==> inputs of run C <==
## mul
module mul(
    input         mul_clk,
    input         resetn,
    input         mul_signed,
    input  [31:0] x,
    input  [31:0] y,
    input         de_to_ex_valid,
    input         ex_allowin,
    output [63:0] result
);
Settings: LEC_CHECK=0, CAP_MARGIN=30, CORE_MARGIN=2, CORE_UTILIZATION=72, CTS_CLUSTER_SIZE=71, GPL_ROUTABILITY_DRIVEN=1, HOLD_SLACK_MARGIN=0.29, MIN_ROUTING_LAYER=met1, PLACE_DENSITY_LB_ADDON=0.28, SETUP_SLACK_MARGIN=1.6, SLEW_MARGIN=5, TNS_END_PERCENT=70; clock period 6.51 ns.
run.sh (not shown) runs the stock make flow with config.mk's settings and CLKGATE_MAP_FILE=.
==> run Y: changes against run C <==
==> flow/config.mk (replaced) <==
export PLATFORM = sky130hd
export DESIGN_NAME = mul
export DESIGN_NICKNAME = mul
export VERILOG_FILES = /design/flow/design.v
export SDC_FILE = /design/flow/constraint.sdc
export NUM_CORES = 4
export LEC_CHECK = 0
export CAP_MARGIN = 20
export CORE_MARGIN = 7
export CORE_UTILIZATION = 40
export CTS_CLUSTER_DIAMETER = 202
export GPL_ROUTABILITY_DRIVEN = 0
export GPL_TIMING_DRIVEN = 0
export PLACE_DENSITY_LB_ADDON = 0.18
export SLEW_MARGIN = 20
==> flow/constraint.sdc (replaced) <==
create_clock -name core_clock -period 15.7 [get_ports {mul_clk}]
set_input_delay 3.1400 -clock core_clock [delete_from_list [all_inputs] [get_ports {mul_clk}]]
set_output_delay 3.1400 -clock core_clock [all_outputs]
set_load 0.01 [all_outputs]
==> run B: changes against run C <==
==> flow/config.mk (replaced) <==
export PLATFORM = sky130hd
export DESIGN_NAME = mul
export DESIGN_NICKNAME = mul
export VERILOG_FILES = /design/flow/design.v
export SDC_FILE = /design/flow/constraint.sdc
export NUM_CORES = 4
export LEC_CHECK = 0
export ABC_AREA = 1
export CAP_MARGIN = 30
export CELL_PAD_IN_SITES_DETAIL_PLACEMENT = 1
export CELL_PAD_IN_SITES_GLOBAL_PLACEMENT = 3
export CORE_ASPECT_RATIO = 1.27
export CORE_MARGIN = 2
export CORE_UTILIZATION = 16
export CTS_CLUSTER_SIZE = 59
export GPL_ROUTABILITY_DRIVEN = 1
export GPL_TIMING_DRIVEN = 0
export HOLD_SLACK_MARGIN = 0.25
export MIN_ROUTING_LAYER = met2
export PLACE_DENSITY_LB_ADDON = 0.04
export SETUP_SLACK_MARGIN = 1.65
export SLEW_MARGIN = 5
export TNS_END_PERCENT = 70
==> flow/constraint.sdc (replaced) <==
create_clock -name core_clock -period 7.25 [get_ports {mul_clk}]
set_input_delay 1.4500 -clock core_clock [delete_from_list [all_inputs] [get_ports {mul_clk}]]
set_output_delay 1.4500 -clock core_clock [all_outputs]
set_load 0.01 [all_outputs]
==> summary.rpt <==
PHYSICAL IMPLEMENTATION REPORT
----------------------------------------------------
[Setup path]
  Data arrival time at the worst-slack endpoint ........................ 7.53 ns

[Timing]
  Minimum setup slack in the final design ........................ -2.32 ns
  Final setup viols ........................ 64
  Slew @ Worst Pin ........................ 1.07 ns

[Status]
  Layout violations .......................... negative setup slack
  Run status ........................ failed layout checks

[Place]
  Pre-CTS setup slack ........................ -2.24 ns

[Final layout]
  Final nets ........................ 6,148

[Floorplanning]
  Overall die height ........................ 281 µm

[Yosys]
  Fraction of synthesized area in multiplexers ........................ 0.256%
  Distinct cells, synth ........................ 78

----------------------------------------------------
-- figures above: run C

==> summary.rpt <==
PHYSICAL IMPLEMENTATION REPORT
----------------------------------------------------
[Status]
  Run status ........................ failed layout checks
  Layout violations .......................... negative setup slack

[Place]
  Pre-CTS setup slack ........................ -3.73 ns

[Yosys]
  Distinct cells, synth ........................ 44
  Fraction of synthesized area in multiplexers ........................ 0%

[Timing]
  Final setup viols ........................ 63
  Slew @ Worst Pin ........................ 1.33 ns
  Minimum setup slack in the final design ........................ -1.66 ns

[Floorplanning]
  Overall die height ........................ 661 µm

[Setup path]
  Data arrival time at the worst-slack endpoint ........................ 7.46 ns

----------------------------------------------------
-- figures above: run B

==> summary.rpt <==
PHYSICAL IMPLEMENTATION REPORT
----------------------------------------------------
[Status]
  Run status ........................ no timing/DRC/antenna violations

[Setup path]
  Cells traversed along the worst timing path ........................ fa_1 > fa_1 > clkinv_1 > fa_1 > fa_1 > fa_1 > inv_1 > fa_1 > ha_1 > ha_1 > a21oi_1 > nor2_1 > o41ai_1 > a21oi_1 > o2111a_1 > nor2_1 > o21ai_0 > xnor2_1 > clkdlybuf4s50_1
  Data arrival time at the worst-slack endpoint ........................ 10.63 ns

[Final layout]
  Fraction of area in multi-input gates ........................ 53.0%
  Final nets ........................ 6,136

[Yosys]
  Fraction of synthesized area in multiplexers ........................ 0.256%
  Count of library flops with an enable pin ........................ 609
  Distinct cells, synth ........................ 78

[Timing]
  Slew @ Worst Pin ........................ 1.45 ns
  Final setup viols ........................ 0
  Minimum setup slack in the final design ........................ 1.93 ns

[Clock network]
  Maximum clock insertion buffer count ........................ 3

[Drt]
  Met3 routed WL ........................ 35,900 µm

[GRT]
  Busiest metal layer after global routing ........................ met2
  Number of antenna violations at the first check in global routing ........................ 40

[Floorplanning]
  Overall die height ........................ 386 µm

[Place]
  Pre-CTS setup slack ........................ 2.97 ns

----------------------------------------------------
-- figures above: run Y


========
==> indigo: inputs <==
==> flow/design.v <==
module mul(
    input         mul_clk,
    input         resetn,
    input         mul_signed,
    input  [31:0] x,
    input  [31:0] y,
    input         de_to_ex_valid,
    input         ex_allowin,
    output [63:0] result
);
    wire [16:0] booth_c;                              
    wire [63:0] booth_part_prod [16:0];               
    wire [16:0] part_prod [63:0];                     
    wire [63:0] x_mul = {{32{x[31]&mul_signed}}, x}; 
    wire [33:0] y_mul = {{ 2{y[31]&mul_signed}}, y};
    genvar j;
    generate
    for(j = 0; j < 17; j = j + 1) begin : booth
        if(j == 0) begin
          booth_2b booth_0(
                            .Y({y_mul[1:0], 1'b0}), 
                            .X(x_mul             ),
                            .P(booth_part_prod[0]), 
                            .C(booth_c[0]        )
                          );
        end else begin
          booth_2b booth(
                            .Y(y_mul[2*j+1:2*j-1]), 
                            .X(x_mul<<(2*j)      ), 
                            .P(booth_part_prod[j]), 
                            .C(booth_c[j]        )
                        );
        end
    end
    endgenerate
    genvar k;
    generate
    for(k = 0; k < 64; k = k + 1)
        begin: switch
            assign part_prod[k] = {
                                        booth_part_prod[16][k],
                                        booth_part_prod[15][k], 
                                        booth_part_prod[14][k], 
                                        booth_part_prod[13][k], 
                                        booth_part_prod[12][k], 
                                        booth_part_prod[11][k], 
                                        booth_part_prod[10][k], 
                                        booth_part_prod[ 9][k], 
                                        booth_part_prod[ 8][k], 
                                        booth_part_prod[ 7][k], 
                                        booth_part_prod[ 6][k], 
                                        booth_part_prod[ 5][k], 
                                        booth_part_prod[ 4][k], 
                                        booth_part_prod[ 3][k], 
                                        booth_part_prod[ 2][k], 
                                        booth_part_prod[ 1][k], 
                                        booth_part_prod[ 0][k]
                                  };
        end
    endgenerate
    reg  [16:0] booth_c_r;               
    reg  [16:0] part_prod_r[63:0];       
    wire [13:0] c[63:0];                 
    wire [63:0] add_src1, add_src2;      
    always @(posedge mul_clk)
    begin
        if(de_to_ex_valid & ex_allowin) begin
                booth_c_r <= booth_c;
        end
    end
    genvar m;
    generate
        for(m = 0; m < 64; m = m + 1) begin : part_prod_trans
            always @(posedge mul_clk)
            begin
                if(de_to_ex_valid & ex_allowin) begin
                    part_prod_r[m] <= part_prod[m];
                end
            end
        end
    endgenerate
    assign c[0] = booth_c_r[13:0];
    assign add_src2[0] = booth_c_r[14];
    genvar i;
    generate
    for(i = 0; i < 64; i = i + 1) 
    begin: wallace
        if(i < 63) begin
            wallace_16 wallace(
                                    .cin    (c[i]          ), 
                                    .data_in(part_prod_r[i]), 
                                    .cout   (c[i+1]        ), 
                                    .C      (add_src2[i+1] ), 
                                    .S      (add_src1[i]   )
                               );
        end else begin
            wallace_16 wallace_63(
                                    .cin    (c[63]          ),
                                    .data_in(part_prod_r[63]), 
                                    .S      (add_src1[63]   )
                                 );
        end
    end
    endgenerate
    assign result = add_src1 + add_src2 + booth_c_r[15] + booth_c_r[16];
endmodule
module booth_2b(
    input [2:0] Y,
    input [63:0] X,
    output [63:0] P,
    output C
);
    assign P = Y==3'b001 ? X      :
               Y==3'b010 ? X      :
               Y==3'b011 ? X<<1   :
               Y==3'b100 ? ~(X<<1):
               Y==3'b101 ? ~X     :
               Y==3'b110 ? ~X     :
                           68'd0;
    assign C = Y==3'b100 || Y==3'b101 || Y==3'b110;
endmodule
module wallace_16(
    input  [13:0] cin,
    input  [16:0] data_in,
    output [13:0] cout,
    output        C,
    output        S
);
    wire B1_2, A1_2, C1_3, B1_3, A1_3, A2_0, C2_1, B2_1, A2_1, B3_1, A3_1, A4_0, B4_0, A5_0;
    function [1:0] Add_1;
        input A, B, CIN;
        begin
          Add_1 = A + B + CIN;
        end
    endfunction
    assign {cout[ 0], B1_2} = Add_1(data_in[ 4], data_in[ 3], data_in[ 2]),
           {cout[ 1], A1_2} = Add_1(data_in[ 7], data_in[ 6], data_in[ 5]),
           {cout[ 2], C1_3} = Add_1(data_in[10], data_in[ 9], data_in[ 8]),
           {cout[ 3], B1_3} = Add_1(data_in[13], data_in[12], data_in[11]),
           {cout[ 4], A1_3} = Add_1(data_in[16], data_in[15], data_in[14]),
           {cout[ 5], A2_0} = Add_1(    cin[ 2],     cin[ 1],     cin[ 0]),
           {cout[ 6], C2_1} = Add_1(data_in[ 0],     cin[ 4],     cin[ 3]),
           {cout[ 7], B2_1} = Add_1(       A1_2,        B1_2, data_in[ 1]),
           {cout[ 8], A2_1} = Add_1(       A1_3,        B1_3,        C1_3),
           {cout[ 9], B3_1} = Add_1(       A2_0,     cin[ 6],     cin[ 5]),
           {cout[10], A3_1} = Add_1(       A2_1,        B2_1,        C2_1),
           {cout[11], B4_0} = Add_1(    cin[ 9],     cin[ 8],     cin[ 7]),
           {cout[12], A4_0} = Add_1(       A3_1,        B3_1,     cin[10]),
           {cout[13], A5_0} = Add_1(       A4_0,        B4_0,     cin[11]),
           {C       , S   } = Add_1(       A5_0,     cin[13],     cin[12]);
endmodule
==> flow/run.sh <==
#!/bin/bash
# the make line also repeats each setting of config.mk as NAME=value (left out here)
make -C /OpenROAD-flow-scripts/flow DESIGN_CONFIG=/design/flow/config.mk WORK_HOME=/design/flow/orfs CLKGATE_MAP_FILE= finish
==> flow/config.mk <==
export PLATFORM = sky130hd
export DESIGN_NAME = mul
export DESIGN_NICKNAME = mul
export VERILOG_FILES = /design/flow/design.v
export SDC_FILE = /design/flow/constraint.sdc
export NUM_CORES = 4
export LEC_CHECK = 0
export CAP_MARGIN = 20
export CORE_MARGIN = 2
export CORE_UTILIZATION = 72
export CTS_CLUSTER_DIAMETER = 45
export CTS_CLUSTER_SIZE = 72
export PLACE_DENSITY_LB_ADDON = 0.01
export SETUP_SLACK_MARGIN = 2.02
export SLEW_MARGIN = 20
==> flow/constraint.sdc <==
create_clock -name core_clock -period 7.82 [get_ports {mul_clk}]
set_input_delay 1.5640 -clock core_clock [delete_from_list [all_inputs] [get_ports {mul_clk}]]
set_output_delay 1.5640 -clock core_clock [all_outputs]
set_load 0.01 [all_outputs]
==> harbor (differences from indigo) <==
Settings changed: CORE_UTILIZATION 72 to 40, CTS_CLUSTER_DIAMETER 45 to default, CTS_CLUSTER_SIZE 72 to default, PLACE_DENSITY_LB_ADDON 0.01 to default, SETUP_SLACK_MARGIN 2.02 to default.
==> flow/constraint.sdc (replaced) <==
create_clock -name core_clock -period 11.7 [get_ports {mul_clk}]
set_input_delay 2.3400 -clock core_clock [delete_from_list [all_inputs] [get_ports {mul_clk}]]
set_output_delay 2.3400 -clock core_clock [all_outputs]
set_load 0.01 [all_outputs]
==> cedar (differences from indigo) <==
Settings changed: ABC_AREA from default to 1, CAP_MARGIN 20 to 5, CTS_CLUSTER_DIAMETER 45 to 89, CTS_CLUSTER_SIZE 72 to 13, GPL_ROUTABILITY_DRIVEN from default to 0, MIN_ROUTING_LAYER from default to met1, PLACE_DENSITY_LB_ADDON 0.01 to 0.1, SETUP_SLACK_MARGIN 2.02 to 1.85, SLEW_MARGIN 20 to 5, TNS_END_PERCENT from default to 70.
==> flow/constraint.sdc (replaced) <==
create_clock -name core_clock -period 6.2 [get_ports {mul_clk}]
set_input_delay 1.2400 -clock core_clock [delete_from_list [all_inputs] [get_ports {mul_clk}]]
set_output_delay 1.2400 -clock core_clock [all_outputs]
set_load 0.01 [all_outputs]
==> notes <==
- cedar died in global routing (5_1_grt) on GRT-0232. harbor produced a clean layout. indigo produced a layout that fails on negative setup slack.
- Of harbor and indigo, indigo has the higher non-clock buffer count (gap 363).
- In indigo the clock-buffer cell count is lower than in harbor, by 18.
- Synthesized area: cedar is smaller than indigo (1.7%).
- Sequential share of layout area: harbor is higher than indigo (2.0 points).
- Against harbor, the utilization of indigo is higher by 41 points.
==> figures <==
Outcome: harbor no timing/DRC/antenna violations; cedar did not finish; indigo failed layout checks
Last stage reached: harbor -; cedar global routing (5_1_grt); indigo -
Violated checks: harbor -; cedar -; indigo negative setup slack
WHS Endpoint: harbor part_prod_r[10][5]; cedar -; indigo part_prod_r[12][6]
Post-placement cell area: harbor 58,200 µm²; cedar 58,200 µm²; indigo 60,600 µm²
Average routed wire per standard cell: harbor 26.2 µm; cedar -; indigo 29.7 µm
Nature of the critical path startpoint: harbor flop; cedar -; indigo flop
Area inside the core boundary: harbor 137,000 µm²; cedar 74,600 µm²; indigo 75,900 µm²
CP Max Fanout: harbor 8; cedar -; indigo 8
Buffers outside the clock class: harbor 254; cedar -; indigo 617
Tapcells: harbor 1,794; cedar -; indigo 1,030
Count of warning messages emitted by the tools: harbor 35; cedar -; indigo 45
Count of nets left with antenna violations after detail routing: harbor 0; cedar -; indigo 0
Routed met1 length: harbor 72.7 mm; cedar -; indigo 61.8 mm
Final cell count without fillers: harbor 6,718; cedar -; indigo 6,319
